==> flow/design.v (excerpt) <==
module chip_to_symbol 
(
input logic         i_clk,
input logic         i_rst_n,
input logic         i_stream,
input logic         i_stream_valid,
output logic [3:0]  o_symbol,
output logic        o_symbol_valid       
);
logic [4:0] r_bit_counter;
logic [31:0] r_received_chip;
logic [5:0] s_ones_counter[15:0];
logic	[31:0]	chip_values [15:0];  
initial 
begin
	chip_values[0] 		=  32'b11011001110000110101001000101110;
	chip_values[8] 		=  32'b11101101100111000011010100100010;
	chip_values[4] 		=  32'b00101110110110011100001101010010;
	chip_values[12] 	=  32'b00100010111011011001110000110101;
	chip_values[2] 		=  32'b01010010001011101101100111000011;
	chip_values[10] 	=  32'b00110101001000101110110110011100;
	chip_values[6] 		=  32'b11000011010100100010111011011001;
	chip_values[14] 	=  32'b10011100001101010010001011101101;
	chip_values[1] 		=  32'b10001100100101100000011101111011;
	chip_values[9] 		=  32'b10111000110010010110000001110111;
	chip_values[5] 		=  32'b01111011100011001001011000000111;
	chip_values[13] 	=  32'b01110111101110001100100101100000;
	chip_values[3]		=  32'b00000111011110111000110010010110;
	chip_values[11]		=  32'b01100000011101111011100011001001;
	chip_values[7] 		=  32'b10010110000001110111101110001100;
	chip_values[15] 	=  32'b11001001011000000111011110111000;
end
always_ff@(posedge i_clk , negedge i_rst_n)
begin
    if(!i_rst_n)
    begin
        r_bit_counter <= 'd0;
    end
    else if(r_bit_counter=='d31) 
    begin
        r_bit_counter <= 'd0;
    end
    else if(i_stream_valid)
    begin
        r_bit_counter <= r_bit_counter + 'd1;
    end
end
always_ff@(posedge i_clk , negedge i_rst_n)
begin
    if(!i_rst_n)
    begin
        r_received_chip <= 'd0;
		for(int i = 0 ; i<16 ; i++)
        begin
			s_ones_counter[i] <= 'd0;
		end
    end
	else if (r_bit_counter==31)
	begin
		for(int i = 0 ; i<16 ; i++)
        begin
  ...
Size in the first run: ~3,100 cells after synthesis, about 100 flip-flops, about 9 I/O pins, about 23,000 sq um of cells after synthesis.
Settings: LEC_CHECK=0, ABC_AREA=1, CAP_MARGIN=20, CORE_MARGIN=2, CORE_UTILIZATION=66, SETUP_SLACK_MARGIN=1.52, SLEW_MARGIN=20, TNS_END_PERCENT=5; clock period 5.1 ns.
run.sh (not shown) runs the stock make flow with config.mk's settings and CLKGATE_MAP_FILE=.
Rerun with:
- ABC_AREA: 1 -> unset
- CORE_UTILIZATION: 66 -> 40
- SETUP_SLACK_MARGIN: 1.52 -> -0.44
- TNS_END_PERCENT: 5 -> unset
- clock period: 5.1 -> 7.27 ns (I/O delays scaled with it)
Result: Die size came out higher by 72%; routed wire length decreases by 11%; setup slack is better by 310 ps; core utilization went down by 40 points; final area drops by 9.3%.
Rerun with:
- CORE_UTILIZATION: 40 -> 72
- CTS_CLUSTER_SIZE: unset -> 17
- SETUP_SLACK_MARGIN: -0.44 -> 0.93
- clock period: 7.27 -> 3.12 ns (I/O delays scaled with it)
Outcome:
- The changed run ended with an error in clock tree synthesis (4_1_cts) with DPL-0038
- area after synthesis does not change
- die area falls by 44%
- synthesized cell count stays the same
Rerun with:
- CAP_MARGIN: 20 -> 35
- CTS_CLUSTER_DIAMETER: unset -> 54
- PLACE_DENSITY_LB_ADDON: unset -> 0.07
The new run did not get past clock tree synthesis (4_1_cts).
Die area is unchanged.
Synthesized area is unchanged.
Synthesized cell count stays the same.
Rerun with:
- CAP_MARGIN: 35 -> 20
- CORE_UTILIZATION: 72 -> 61
- CTS_CLUSTER_DIAMETER: 54 -> unset
- CTS_CLUSTER_SIZE: 17 -> unset
- PLACE_DENSITY_LB_ADDON: 0.07 -> unset
- SETUP_SLACK_MARGIN: 0.93 -> unset
- TNS_END_PERCENT: unset -> 70
- clock period: 3.12 -> 10.0 ns (I/O delays scaled with it)
The new run completed with no timing, DRC or antenna violations.
Die size is higher by 18%.
Synthesized cell count does not change.
Area after synthesis stays the same.
Rerun with:
- CORE_UTILIZATION: 61 -> 64
- TNS_END_PERCENT: 70 -> unset
- clock period: 10.0 -> 5.15 ns (I/O delays scaled with it)
After rerunning:
- Now the flow finished but failed the layout checks on negative setup slack
- synthesized area does not change
- setup slack gets worse by 2600 ps
- non-clock buffer count increases by 174
- cell count climbs by 3.6%
- synthesized cell count does not change
- routed wire length climbs by 2.3%
- hold slack got worse by 6.2 ps
- final area grows by 5.9%
- global-route usage came out higher by 3.3 points


## run A
chip_to_symbol again, from the RTL that the note above started with.
export LEC_CHECK = 0
export ABC_AREA = 0
export CAP_MARGIN = 20
export CELL_PAD_IN_SITES_DETAIL_PLACEMENT = 0
export CELL_PAD_IN_SITES_GLOBAL_PLACEMENT = 0
export CORE_MARGIN = 2
export CORE_UTILIZATION = 72
export CTS_CLUSTER_DIAMETER = 366
export CTS_CLUSTER_SIZE = 22
export GPL_TIMING_DRIVEN = 1
export HOLD_SLACK_MARGIN = 0.29
export PLACE_DENSITY_LB_ADDON = 0.01
export SETUP_SLACK_MARGIN = 0.56
export SLEW_MARGIN = 35
create_clock -name core_clock -period 4.49 [get_ports {i_clk}]
Run A got as far as 5_1_grt, where a tool error ended the run.
Here is what was changed in the inputs of run B compared with run A.
==> flow/config.mk <==
export PLATFORM = sky130hd
export DESIGN_NAME = chip_to_symbol
export DESIGN_NICKNAME = chip_to_symbol
export VERILOG_FILES = /design/flow/design.v
export SDC_FILE = /design/flow/constraint.sdc
export NUM_CORES = 4
export LEC_CHECK = 0
export CAP_MARGIN = 20
export CORE_MARGIN = 2
export CORE_UTILIZATION = 72
export CTS_CLUSTER_SIZE = 76
export PLACE_DENSITY_LB_ADDON = 0.01
export SLEW_MARGIN = 20
==> flow/constraint.sdc <==
create_clock -name core_clock -period 5.15 [get_ports {i_clk}]
set_input_delay 1.0300 -clock core_clock [delete_from_list [all_inputs] [get_ports {i_clk}]]
set_output_delay 1.0300 -clock core_clock [all_outputs]
set_load 0.01 [all_outputs]
## What came out
- Run B vs run A: number of gates given a new drive strength after cts down in run B
- STATUS run=run B STAGES=ALL_DONE FINAL_CHECKS=FAILED CAUSE=setup timing
- From run B to run A, overall die height did not move at all.
- Taking run A as the reference, in run B cell area reported after detailed placement decreased by 1300 µm² relative to the old numbers, pre-CTS worst setup slack climbed 0.32 ns, number of nets in the synthesized netlist saw little to no change, standard cell core area held steady, effective utilization at floorplan saw little to no change.
- On synthesized area divided by synthesized cell count, run A and run B are neck and neck.
- Run B: post-CTS setup buffer count is 41 lower than what run A reported.
> inputs changed (run B -> run C)
diff --git a/flow/config.mk b/flow/config.mk
--- a/flow/config.mk
+++ b/flow/config.mk
@@ -7,0 +8 @@
+export ABC_AREA = 1
@@ -11 +12,2 @@
-export CTS_CLUSTER_SIZE = 76
+export CTS_CLUSTER_DIAMETER = 203
+export CTS_CLUSTER_SIZE = 31
==> flow/constraint.sdc <==
create_clock -name core_clock -period 4.42 [get_ports {i_clk}]
set_input_delay 0.8840 -clock core_clock [delete_from_list [all_inputs] [get_ports {i_clk}]]
set_output_delay 0.8840 -clock core_clock [all_outputs]
set_load 0.01 [all_outputs]
==> comparison <==
- Number of global-route vias before repair (lower): run C
- Run C ends up with lower count of unique library cells instantiated by Yosys than run B does.
- Taking run C as 1.0, run B lands at 0.945 on final cell count.
- Final checks on run C, whose flow otherwise completed, came back failing, citing setup timing.
- The total length of routed met2 wires of run C falls short of that of run B by 2.7%.
- Compared with run B, run C shows a first-iteration DRC count that is 277 lower.
- Going from run B to run C, synthesized cell count grew by a little under 10%.


alpha:
chip_to_symbol again, from the RTL that the note above started with.
make LEC_CHECK=0 ABC_AREA=1 CAP_MARGIN=20 CORE_MARGIN=2 CORE_UTILIZATION=72 CTS_CLUSTER_DIAMETER=400 CTS_CLUSTER_SIZE=96 GPL_ROUTABILITY_DRIVEN=0 PLACE_DENSITY=0.83 SETUP_SLACK_MARGIN=1.04 SLEW_MARGIN=20 TNS_END_PERCENT=10 finish   # period 4.22 ns
To summarise alpha: no stage aborted, but the layout did not pass its checks, failing on negative setup slack.
## Diff of input files: beta against alpha
# alpha
export LEC_CHECK = 0
export ABC_AREA = 1
export CAP_MARGIN = 20
export CORE_MARGIN = 2
export CORE_UTILIZATION = 72
export CTS_CLUSTER_DIAMETER = 400
export CTS_CLUSTER_SIZE = 96
export GPL_ROUTABILITY_DRIVEN = 0
export PLACE_DENSITY = 0.83
export SETUP_SLACK_MARGIN = 1.04
export SLEW_MARGIN = 20
export TNS_END_PERCENT = 10
create_clock -name core_clock -period 4.22 [get_ports {i_clk}]
# beta
export LEC_CHECK = 0
export ABC_AREA = 1
export CAP_MARGIN = 20
export CORE_MARGIN = 2
export CORE_UTILIZATION = 72
export PLACE_DENSITY = 0.38
export SETUP_SLACK_MARGIN = 0.35
export SLEW_MARGIN = 20
export TNS_END_PERCENT = 10
create_clock -name core_clock -period 4.09 [get_ports {i_clk}]
Every stage of beta finished as expected; the final checks, on the other hand, flagged negative setup slack, which means the layout fails. beta ends up with lower critical path depth than alpha does. beta vs. alpha: via count level; fraction of the cycle the final worst path needs climbed 9.0 points; setup slack decreased by 0.36 ns relative to the old numbers. ~same number of nets in the layout in alpha and beta. Initial antenna violation count: beta < alpha. Delta (beta minus alpha): endpoint arrival time on the critical path went up 0.26 ns, global-route usage shows an increase of 0.80 points.
The following lists how gamma was set up differently from beta:
# beta
export LEC_CHECK = 0
export ABC_AREA = 1
export CAP_MARGIN = 20
export CORE_MARGIN = 2
export CORE_UTILIZATION = 72
export PLACE_DENSITY = 0.38
export SETUP_SLACK_MARGIN = 0.35
export SLEW_MARGIN = 20
export TNS_END_PERCENT = 10
create_clock -name core_clock -period 4.09 [get_ports {i_clk}]
# gamma
export LEC_CHECK = 0
export CAP_MARGIN = 20
export CORE_MARGIN = 2
export CORE_UTILIZATION = 16
export SLEW_MARGIN = 20
create_clock -name core_clock -period 7.27 [get_ports {i_clk}]
Findings:
- gamma: all stages complete, timing, DRC and antenna checks passed
- There was hardly any difference in total DRC errors in the routed layout between beta and gamma.
- Looking only at required time of the critical path, and setting everything else aside, the higher value of gamma and beta goes to gamma.
- Global-route usage is higher on beta
- Compared with beta, in gamma post-synth area from yosys stat moved up, via count of the first global-routing pass moved down.
- For the wire length of the first global-routing pass, gamma came in 5.5% higher than beta did.
- Critical path depth for gamma is lower than for beta.
Changes in delta relative to gamma:
# gamma
export LEC_CHECK = 0
export CAP_MARGIN = 20
export CORE_MARGIN = 2
export CORE_UTILIZATION = 16
export SLEW_MARGIN = 20
create_clock -name core_clock -period 7.27 [get_ports {i_clk}]
# delta
export LEC_CHECK = 0
export CAP_MARGIN = 20
export CORE_MARGIN = 2
export CORE_UTILIZATION = 66
export SETUP_SLACK_MARGIN = 1.05
export SLEW_MARGIN = 20
create_clock -name core_clock -period 4.06 [get_ports {i_clk}]
==> comparison <==
Going from gamma to delta, number of clock buffers in the layout increased 1; routed wire length increased about 12%. delta — post-route fraction of the period consumed by the critical path 27 points higher, gamma as reference. Higher final hold slack goes to gamma over delta. delta vs. gamma: total placed cells including tap cells went down by about 20%. STATUS run=delta STAGES=ALL_DONE FINAL_CHECKS=FAILED CAUSE=negative setup slack. Row non-clock buffer count: delta higher / gamma lower. Worst setup path startpoint = s_ones_counter[9][3]$_DFFE_PN0P_: delta; worst setup path startpoint = s_ones_counter[7][2]$_DFFE_PN0P_: gamma. Compared with gamma, in delta share of final layout cell area taken by non-clock buffers increased by 15 points relative to the old numbers, number of placement rows decreased by 51% relative to the old numbers, HPWL after detailed placement increased by 5400 µm relative to the old numbers, post-CTS setup repair buffer count increased by 35 relative to the old numbers. Compared delta vs gamma, and final area is up in delta.
--- input diff delta..epsilon ---
# delta
export LEC_CHECK = 0
export CAP_MARGIN = 20
export CORE_MARGIN = 2
export CORE_UTILIZATION = 66
export SETUP_SLACK_MARGIN = 1.05
export SLEW_MARGIN = 20
create_clock -name core_clock -period 4.06 [get_ports {i_clk}]
# epsilon
export LEC_CHECK = 0
export CAP_MARGIN = 20
export CORE_MARGIN = 2
export CORE_UTILIZATION = 40
export CTS_CLUSTER_SIZE = 49
export GPL_TIMING_DRIVEN = 0
export SLEW_MARGIN = 20
create_clock -name core_clock -period 10.0 [get_ports {i_clk}]
### Flow results
- epsilon went all the way through the flow, and no timing, DRC or antenna check failed.
- epsilon: setup slack 3.18 ns above delta
- epsilon has number of ordinary and repair buffers in the finished layout below what delta had.
- met2 track demand over resource in global routing was higher in delta than in epsilon.
- In epsilon the cell count turned out about 7% lower than in delta.


chip_to_symbol again, from the RTL that the note above started with.
clock: 5.18 ns
lec_check: 0
cap_margin: 20
cell_pad_in_sites_detail_placement: 2
core_margin: 2
core_utilization: 71
cts_cluster_diameter: 113
max_routing_layer: met5
setup_slack_margin: 0.99
slew_margin: 20
The starting point ended with an error in 3_5_place_dp (DPL-0033).
Change:
--- a/flow/config.mk
+++ b/flow/config.mk
@@ -9 +8,0 @@
-export CELL_PAD_IN_SITES_DETAIL_PLACEMENT = 2
@@ -11,4 +10,2 @@
-export CORE_UTILIZATION = 71
-export CTS_CLUSTER_DIAMETER = 113
-export MAX_ROUTING_LAYER = met5
-export SETUP_SLACK_MARGIN = 0.99
+export CORE_UTILIZATION = 72
+export SETUP_SLACK_MARGIN = -0.57
==> flow/constraint.sdc (replaced) <==
create_clock -name core_clock -period 9.16 [get_ports {i_clk}]
set_input_delay 1.8320 -clock core_clock [delete_from_list [all_inputs] [get_ports {i_clk}]]
set_output_delay 1.8320 -clock core_clock [all_outputs]
set_load 0.01 [all_outputs]
Result:
- Now the flow produced a clean layout
- area after synthesis stays the same
- synthesized cell count is unchanged
- die area decreases by 1.4%


Starting RTL as in the previous note.
make LEC_CHECK=0 ABC_AREA=1 CAP_MARGIN=20 CORE_MARGIN=2 CORE_UTILIZATION=72 CTS_CLUSTER_SIZE=96 GPL_ROUTABILITY_DRIVEN=0 PLACE_DENSITY=0.38 SETUP_SLACK_MARGIN=1.04 SLEW_MARGIN=20 TNS_END_PERCENT=10 finish   # period 4.22 ns
The baseline finished but failed the layout checks on negative setup slack.
Change:
- CTS_CLUSTER_DIAMETER: not set -> 383
- PLACE_DENSITY: 0.38 -> 0.82
- SETUP_SLACK_MARGIN: 1.04 -> 1.26
=> Now the flow failed in global routing with GRT-0232. Die area is unchanged. Synthesized area is unchanged. Synthesized cell count does not change.
Change:
- CORE_UTILIZATION: 72 -> 64
- CTS_CLUSTER_DIAMETER: 383 -> not set
- CTS_CLUSTER_SIZE: 96 -> not set
- GPL_ROUTABILITY_DRIVEN: 0 -> not set
- PLACE_DENSITY: 0.82 -> not set
- SETUP_SLACK_MARGIN: 1.26 -> 1.52
- clock period: 4.22 -> 5.1 ns (I/O delays scaled with it)
What happened: The changed run completed without violations; die size went up by 12%; synthesized area stays the same; synthesized cell count does not change.
Change:
- CORE_UTILIZATION: 64 -> 57
- SETUP_SLACK_MARGIN: 1.52 -> 0.52
- TNS_END_PERCENT: 10 -> not set
Outcome: Worst setup slack is worse by 7.3 ps; via count went down by 4.5%; cell area is lower by 3.0%; area after synthesis does not change; first-iteration DRC count falls by 4.3%; non-clock buffer count drops by 27; maximum frequency hardly moves; worst hold slack is better by 3.8 ps; critical path depth increases by 12; synthesized cell count does not change.
Change:
- ABC_AREA: 1 -> not set
- CORE_UTILIZATION: 57 -> 21
- SETUP_SLACK_MARGIN: 0.52 -> not set
- clock period: 5.1 -> 15.6 ns (I/O delays scaled with it)
Outcome: The changed run finished clean; register-to-register slack gets better by 9900 ps; clock-buffer cell count drops by 1; wire length went up by 2.2%; worst hold slack gains 78 ps; cell area went down by 0.64%; worst setup slack improves by 6500 ps; sequential cell count stays the same; utilization went down by 45 points; final cell count goes up by 13%; critical path depth drops by 12; synthesized cell count came out lower by 7.8%.
